## fmad_fp32
module fmad_fp32
  (
   input         clk,
   input         reset,
   input         req,
   input [31:0]  x,
   input [31:0]  y,
   input [31:0]  z,
   output [31:0] rslt,
   output [4:0]  flag
   );
make LEC_CHECK=0 ABC_AREA=1 CAP_MARGIN=0 CORE_ASPECT_RATIO=0.63 CORE_MARGIN=2 CORE_UTILIZATION=59 CTS_CLUSTER_DIAMETER=261 MAX_ROUTING_LAYER=met4 PLACE_DENSITY_LB_ADDON=0.19 SETUP_SLACK_MARGIN=3.14 SLEW_MARGIN=30 finish   # period 12.0 ns
run.sh (not shown) runs the stock make flow with config.mk's settings and CLKGATE_MAP_FILE=.
The baseline finished but fails on negative setup slack.
Then changed:
Settings changed: CORE_MARGIN 2 to 9, SETUP_SLACK_MARGIN 3.14 to not set.
Clock period 12.0 ns to 15.1 ns, I/O delays scaled along.
Effect: This time the run ran to the end with no violations. Synthesized area is unchanged. Count of clock-buffer cells in the layout came out higher by 4.
Then changed:
Settings changed: CORE_MARGIN 9 to 2, CORE_UTILIZATION 59 to 70, CTS_CLUSTER_SIZE set to 32.
Clock period 15.1 ns to 12.0 ns, I/O delays scaled along.
Effect: Now the flow stopped in 5_1_grt (GRT-0232); synthesized cell count is unchanged; die size is lower by 23%; synthesized area stays the same.

========
fmad_fp32 again, from the RTL that the note above started with.
// fmad_fp32
module fmad_fp32
  (
   input         clk,
   input         reset,
   input         req,
   input [31:0]  x,
   input [31:0]  y,
   input [31:0]  z,
   output [31:0] rslt,
   output [4:0]  flag
   );
make LEC_CHECK=0 ABC_AREA=1 CAP_MARGIN=0 CORE_ASPECT_RATIO=0.91 CORE_MARGIN=2 CORE_UTILIZATION=72 CTS_CLUSTER_DIAMETER=222 CTS_CLUSTER_SIZE=39 SETUP_SLACK_MARGIN=2.74 SLEW_MARGIN=20 finish   # period 10.3 ns
The starting point stopped in clock tree synthesis (4_1_cts), error DPL-0033.
==> next run, changes <==
- ABC_AREA: 1 -> unset
- CAP_MARGIN: 0 -> 15
- CORE_ASPECT_RATIO: 0.91 -> unset
- CTS_CLUSTER_DIAMETER: 222 -> unset
- CTS_CLUSTER_SIZE: 39 -> 40
- SETUP_SLACK_MARGIN: 2.74 -> unset
- clock period: 10.3 -> 13.6 ns (I/O delays scaled with it)
This time the run finished but fails on setup timing. Synthesized area is higher by 0.88%. Synthesized cell count shrinks by 15%. Die size went up by 0.87%.
==> next run, changes <==
- ABC_AREA: unset -> 1
- CAP_MARGIN: 15 -> 20
- CORE_ASPECT_RATIO: unset -> 1.34
- CTS_CLUSTER_SIZE: 40 -> 10
- SETUP_SLACK_MARGIN: unset -> 0.59
- clock period: 13.6 -> 2.09 ns (I/O delays scaled with it)
Result: The changed run failed in detailed placement (3_5_place_dp) with DPL-0038. Synthesized area fell by 0.87%. Synthesized cell count rose by 18%. Die area fell by 0.83%.
==> next run, changes <==
- GPL_TIMING_DRIVEN: unset -> 0
- PLACE_DENSITY: unset -> 0.43
- SETUP_SLACK_MARGIN: 0.59 -> -0.17
Effect: The changed run failed in global routing (5_1_grt), error GRT-0116. Area after synthesis stays the same. Synthesized cell count does not change. Die area stays the same.

========
Starting RTL as in the previous note.
Design fmad_fp32, start of the top module:
module fmad_fp32
  (
   input         clk,
   input         reset,
   input         req,
   input [31:0]  x,
   input [31:0]  y,
   input [31:0]  z,
   output [31:0] rslt,
   output [4:0]  flag
   );
export LEC_CHECK = 0
export CAP_MARGIN = 20
export CORE_MARGIN = 2
export CORE_UTILIZATION = 72
export CTS_CLUSTER_SIZE = 100
export PLACE_DENSITY = 0.43
export SLEW_MARGIN = 20
export TNS_END_PERCENT = 40
create_clock -name core_clock -period 11.4 [get_ports {clk}]
The baseline stopped in global routing (5_1_grt), error ODB-0269.
==> next run, changes <==
CAP_MARGIN = 10   (was 20)
CTS_CLUSTER_SIZE = 36   (was 100)
PLACE_DENSITY = not set   (was 0.43)
TNS_END_PERCENT = not set   (was 40)
clock period = 14.6 ns   (was 11.4 ns; I/O delays follow)
Effect: Now the flow ran to the end with violations: negative setup slack. Die area stays the same. Synthesized area does not change. Synthesized cell count stays the same.
==> next run, changes <==
CAP_MARGIN = 20   (was 10)
CTS_CLUSTER_SIZE = 100   (was 36)
PLACE_DENSITY = 0.42   (was not set)
TNS_END_PERCENT = 10   (was not set)
clock period = 9.02 ns   (was 14.6 ns; I/O delays follow)
What happened: The new run failed in global routing (5_1_grt) with GRT-0116; synthesized cell count does not change; area after synthesis does not change; die area stays the same.
==> next run, changes <==
CORE_UTILIZATION = 65   (was 72)
CTS_CLUSTER_SIZE = not set   (was 100)
PLACE_DENSITY = not set   (was 0.42)
TNS_END_PERCENT = not set   (was 10)
clock period = 13.6 ns   (was 9.02 ns; I/O delays follow)
With this change the flow finished but fails on negative setup slack.
Die size grows by 11%.
Area after synthesis stays the same.
Synthesized cell count does not change.

========
Setup of wip/cedar:
Starting RTL as in the previous note.
make LEC_CHECK=0 CAP_MARGIN=20 CELL_PAD_IN_SITES_DETAIL_PLACEMENT=1 CORE_ASPECT_RATIO=1.72 CORE_MARGIN=8 CORE_UTILIZATION=40 GPL_ROUTABILITY_DRIVEN=1 MIN_ROUTING_LAYER=met2 SETUP_SLACK_MARGIN=-0.65 SLEW_MARGIN=20 finish   # period 14.7 ns
Every stage of wip/cedar finished as expected; the final checks, on the other hand, flagged setup timing, which means the layout fails.
## Diff of input files: wip/onyx against wip/cedar
Settings: MIN_ROUTING_LAYER removed (was met2); GPL_ROUTABILITY_DRIVEN removed (was 1); CELL_PAD_IN_SITES_DETAIL_PLACEMENT removed (was 1); SETUP_SLACK_MARGIN removed (was -0.65); CORE_MARGIN changed from 8 to 2; CORE_ASPECT_RATIO removed (was 1.72); the clock period (ns, I/O delays scaled along) changed from 14.7 to 16.8.
[summary]
Chip area delta (wip/onyx − wip/cedar): favourable
Sort wip/cedar and wip/onyx by pin count of the biggest net entering global routing, ascending, and wip/cedar comes first.
On cell area reported after detailed placement: wip/onyx sits below wip/cedar.
wip/cedar -> wip/onyx: number of flops mapped to enable cells by yosys delta 0, exact match
Compared with wip/cedar, in wip/onyx count of non-CTS inverters in the layout ~0 delta; row count -42; post-route cell area -0.0027 mm^2.
wip/onyx went all the way through synthesis, placement and routing and the layout is clean on timing, DRC and antenna.
Final checks on wip/cedar, whose flow otherwise completed, came back failing, citing setup timing.
Per the comparison of wip/onyx with wip/cedar, global-route total usage across every layer down 24 points; core utilization down 1.9 points.
Input-level comparison between wip/tundra and wip/onyx:
Settings: CAP_MARGIN now 0, was 20; TNS_END_PERCENT now 20, previously not set; CORE_UTILIZATION now 72, was 40; PLACE_DENSITY now 0.36, previously not set; CTS_CLUSTER_DIAMETER now 301, previously not set; CTS_CLUSTER_SIZE now 100, previously not set; the clock period (ns, I/O delays scaled along) now 9.0, was 16.8.
### Flow results
wip/tundra did not run to completion, as it errored out during global routing. Per the comparison of wip/tundra with wip/onyx, HPWL after detailed placement saw an increase, proportion of synthesized chip area in sequential cells did not really move. Depth of the CTS H-tree in wip/tundra is 1 lower than in wip/onyx. Compare wip/tundra and wip/onyx | die width lower: wip/tundra. Relative to wip/onyx, total cell area at the placement stage has gone up in wip/tundra. On area fraction in and, or, nand and nor cells, wip/onyx tracks wip/tundra almost exactly. Die area for wip/tundra: about 44% down relative to wip/onyx.
--- input diff wip/tundra..wip/sierra ---
Settings: CAP_MARGIN now 20, was 0; CTS_CLUSTER_DIAMETER no longer set, was 301; CTS_CLUSTER_SIZE no longer set, was 100; CORE_UTILIZATION now 40, was 72; PLACE_DENSITY no longer set, was 0.36; TNS_END_PERCENT no longer set, was 20; the clock period (ns, I/O delays scaled along) now 17.5, was 9.0.
--- outcome ---
- The flow did not stop early for wip/sierra: all stages ran, and the layout cleared the timing, DRC and antenna checks.
- Between wip/tundra and wip/sierra, the flow reports area of the core increasing by more than half.
- Total setup buffers inserted after CTS, wip/tundra and wip/sierra: smaller value in wip/sierra
- Against wip/tundra, wip/sierra comes in about 80% higher on die area.
#### Input delta (wip/delta over wip/sierra)
Settings: a change of CORE_UTILIZATION from 40 to 58; a change of the clock period (ns, I/O delays scaled along) from 17.5 to 9.35.
## What came out
wip/delta had finished all stages when the layout checks came back failing, citing setup timing.
Non-clock buffer share of cell area for wip/delta: 17 points up relative to wip/sierra
wip/delta ends up with higher cell area after placement than wip/sierra does.

========
Starting RTL as in the previous note.
export LEC_CHECK = 0
export CAP_MARGIN = 20
export CORE_MARGIN = 2
export CORE_UTILIZATION = 51
export SLEW_MARGIN = 20
create_clock -name core_clock -period 16.8 [get_ports {clk}]
Next try:
Settings changed: ABC_AREA set to 1, CAP_MARGIN 20 to 15, CORE_UTILIZATION 51 to 72, CTS_CLUSTER_DIAMETER set to 209, CTS_CLUSTER_SIZE set to 17.
Clock period 16.8 ns to 13.6 ns, I/O delays scaled along.
The changed run ran to the end with no violations.
Final cell count goes up by 11%.
Cell area fell by 1.4%.
Sequential share of layout area increases by 0.24 points.
Next try:
Settings changed: CTS_CLUSTER_DIAMETER 209 to 319, CTS_CLUSTER_SIZE 17 to 98, PLACE_DENSITY set to 0.86, TNS_END_PERCENT set to 10.
Clock period 13.6 ns to 9.91 ns, I/O delays scaled along.
After rerunning: With this change the flow died in global routing (5_1_grt). Synthesized cell count does not change. Area after synthesis does not change. Die area is unchanged.
Next try:
Settings changed: CORE_ASPECT_RATIO set to 0.5, CTS_CLUSTER_DIAMETER 319 to 201, CTS_CLUSTER_SIZE 98 to 72, PLACE_DENSITY 0.86 to unset, SETUP_SLACK_MARGIN set to 3.18, TNS_END_PERCENT 10 to unset.
Clock period 9.91 ns to 11.0 ns, I/O delays scaled along.
What happened: The new run never finished: it broke off in global routing (5_1_grt). Die area hardly moves. Area after synthesis stays the same. Synthesized cell count stays the same.

========
== try-juniper ==
fmad_fp32 again, from the RTL that the note above started with.
clock: 10.3 ns
lec_check: 0
abc_area: 1
cap_margin: 0
core_aspect_ratio: 0.91
core_margin: 2
core_utilization: 72
cts_cluster_diameter: 222
cts_cluster_size: 39
setup_slack_margin: 2.91
slew_margin: 20
try-juniper did not run to completion, as it errored out during global routing (5_1_grt).
The inputs of try-delta differ from those of try-juniper as listed below.
Settings: changing SETUP_SLACK_MARGIN from 2.91 to 3.03; changing the clock period (ns, I/O delays scaled along) from 10.3 to 10.6.
- Between try-juniper and try-delta, the number of ports placed on the die boundary figures differ only marginally.
- Going from try-juniper to try-delta, global placer's final weighted congestion now larger; setup slack after placement up 32 ps.
- Diff try-juniper -> try-delta: post-CTS setup repair buffer count now larger, multiplexer fraction of the synthesized cell area did not really move.
- ~same width of the die in try-juniper and try-delta
- Number of rows in the core area delta (try-juniper -> try-delta): insignificant
- Of try-delta and try-juniper, it is try-delta that has the lower post-placement cell count.
- Between try-juniper and try-delta, the synthesized cell count figures differ only marginally.
- try-delta did not make it past global routing (5_1_grt), where a tool error ended it.
diff inputs: try-delta => try-onyx
Settings: SETUP_SLACK_MARGIN: 3.03 -> 3.14.
==> results <==
Compared try-onyx against try-delta; number of cells in the yosys synthesis report within noise.
try-onyx against try-delta: count of placed standard cells including taps shows no meaningful change; floorplan utilization shows no meaningful change; hold-fix buffer count after cts shows no meaningful change.
try-onyx | ERROR | global routing (5_1_grt)
Sort try-onyx and try-delta by count of buffers added by post-CTS timing repair for setup, descending, and try-onyx comes first.
Cmp try-onyx and try-delta / post-detailed-placement half-perimeter wirelength / lower: try-onyx
Inputs modified between try-onyx and try-willow:
Settings: CTS_CLUSTER_DIAMETER now 301, was 222; CORE_ASPECT_RATIO no longer set, was 0.91; PLACE_DENSITY now 0.36, previously not set; ABC_AREA no longer set, was 1; CTS_CLUSTER_SIZE now 100, was 39; SETUP_SLACK_MARGIN no longer set, was 3.14; TNS_END_PERCENT now 40, previously not set; the clock period (ns, I/O delays scaled along) now 9.7, was 10.6.
try-willow did not run to completion, as it errored out during global routing (5_1_grt).
Yosys-reported design area after synthesis (lower): try-onyx
Relative to try-onyx, number of buffers added for setup after CTS has decreased by 78 in try-willow.
Number of H-tree levels: try-willow vs try-onyx identical

========
== run A ==
Starting RTL as in the previous note.
make LEC_CHECK=0 ABC_AREA=1 CAP_MARGIN=0 CORE_ASPECT_RATIO=0.63 CORE_MARGIN=2 CORE_UTILIZATION=59 CTS_CLUSTER_DIAMETER=261 MAX_ROUTING_LAYER=met4 PLACE_DENSITY_LB_ADDON=0.19 SLEW_MARGIN=30 TNS_END_PERCENT=5 finish   # period 11.6 ns
No crash in run A: every stage finished, but the layout fails its final checks due to setup timing.
Changes in run B relative to run A:
# run A
export LEC_CHECK = 0
export ABC_AREA = 1
export CAP_MARGIN = 0
export CORE_ASPECT_RATIO = 0.63
export CORE_MARGIN = 2
export CORE_UTILIZATION = 59
export CTS_CLUSTER_DIAMETER = 261
export MAX_ROUTING_LAYER = met4
export PLACE_DENSITY_LB_ADDON = 0.19
export SLEW_MARGIN = 30
export TNS_END_PERCENT = 5
create_clock -name core_clock -period 11.6 [get_ports {clk}]
# run B
export LEC_CHECK = 0
export ABC_AREA = 1
export CAP_MARGIN = 0
export CELL_PAD_IN_SITES_DETAIL_PLACEMENT = 2
export CELL_PAD_IN_SITES_GLOBAL_PLACEMENT = 2
export CORE_ASPECT_RATIO = 0.63
export CORE_MARGIN = 9
export CORE_UTILIZATION = 59
export CTS_CLUSTER_DIAMETER = 261
export CTS_CLUSTER_SIZE = 36
export GPL_TIMING_DRIVEN = 0
export HOLD_SLACK_MARGIN = 0.3
export MAX_ROUTING_LAYER = met4
export PLACE_DENSITY_LB_ADDON = 0.19
export SETUP_SLACK_MARGIN = 1.48
export SLEW_MARGIN = 30
export TNS_END_PERCENT = 90
create_clock -name core_clock -period 15.1 [get_ports {clk}]
Results
No final results exist for run B, since it was stopped by error FLW-0024 during global placement without I/O.
Looking at run A and run B, the portion of netlist area occupied by mux cells is a wash.
On core outline area, run B does better than run A.
Compared with run A, run B shows height of the chip that has gone up by a few percent.
Diff run B..run A | number of distinct standard cells referenced by the synthesized netlist | negligible
Re area share of xor/xnor cells in the synthesized design: no difference whatsoever between run B and run A.
Reported for run A and run B, fraction of the mapped netlist area in simple logic gates turned out identical to the last digit.
Row count sits lower in run B than in run A.
Run B -> run A: synthesized cell count delta 0, exact match
Run B vs. run A: starting density of the core up 0.70 points; count of library flops with an enable pin held steady; die width climbed about 3.7%.
What run C does differently from run B at the input level:
# run B
export LEC_CHECK = 0
export ABC_AREA = 1
export CAP_MARGIN = 0
export CELL_PAD_IN_SITES_DETAIL_PLACEMENT = 2
export CELL_PAD_IN_SITES_GLOBAL_PLACEMENT = 2
export CORE_ASPECT_RATIO = 0.63
export CORE_MARGIN = 9
export CORE_UTILIZATION = 59
export CTS_CLUSTER_DIAMETER = 261
export CTS_CLUSTER_SIZE = 36
export GPL_TIMING_DRIVEN = 0
export HOLD_SLACK_MARGIN = 0.3
export MAX_ROUTING_LAYER = met4
export PLACE_DENSITY_LB_ADDON = 0.19
export SETUP_SLACK_MARGIN = 1.48
export SLEW_MARGIN = 30
export TNS_END_PERCENT = 90
create_clock -name core_clock -period 15.1 [get_ports {clk}]
# run C
export LEC_CHECK = 0
export ABC_AREA = 1
export CAP_MARGIN = 0
export CORE_ASPECT_RATIO = 0.93
export CORE_MARGIN = 2
export CORE_UTILIZATION = 72
export CTS_CLUSTER_DIAMETER = 261
export MAX_ROUTING_LAYER = met4
export PLACE_DENSITY_LB_ADDON = 0.19
export SETUP_SLACK_MARGIN = 3.14
export SLEW_MARGIN = 30
create_clock -name core_clock -period 15.5 [get_ports {clk}]
==> comparison <==
Run C did not finish: a tool error stopped it during global routing. Summary of run C over run B: starting utilization of the core area went up; core region area went down; area of the chip went down; vertical die dimension went up.
> inputs changed (run C -> run D)
# run C
export LEC_CHECK = 0
export ABC_AREA = 1
export CAP_MARGIN = 0
export CORE_ASPECT_RATIO = 0.93
export CORE_MARGIN = 2
export CORE_UTILIZATION = 72
export CTS_CLUSTER_DIAMETER = 261
export MAX_ROUTING_LAYER = met4
export PLACE_DENSITY_LB_ADDON = 0.19
export SETUP_SLACK_MARGIN = 3.14
export SLEW_MARGIN = 30
create_clock -name core_clock -period 15.5 [get_ports {clk}]
# run D
export LEC_CHECK = 0
export ABC_AREA = 1
export CAP_MARGIN = 0
export CORE_ASPECT_RATIO = 0.63
export CORE_MARGIN = 2
export CORE_UTILIZATION = 72
export CTS_CLUSTER_DIAMETER = 261
export MAX_ROUTING_LAYER = met4
export PLACE_DENSITY_LB_ADDON = 0.19
export SLEW_MARGIN = 30
create_clock -name core_clock -period 12.0 [get_ports {clk}]
Findings:
Tool error ODB-0269 stopped run D during global routing; no final results. Diff run C -> run D | post-cts gate resize count | down by more than half. Taking run C as the reference point, the floorplan die height of run D falls by 46 µm. Count of unique library cells instantiated by Yosys delta (run D -> run C): insignificant. Summary of run D over run C: starting density of the core dropped 0.61 points; number of buffers added by the clock tree synthesis step dropped 14%. Maximum level of the CTS H-tree is higher on run C. Run D against run C; routability congestion estimate from global placement is up by a little under 10%. Relative to run C, the sum of net half-perimeters after detailed placement measured on run D has increased by a little under 10%. Looking at row count, run D sits 16 below run C. When the final numbers for run D and run C were put side by side, the area after detailed placement turned out to be smaller in run C. There was hardly any difference in floorplan die area between run C and run D.
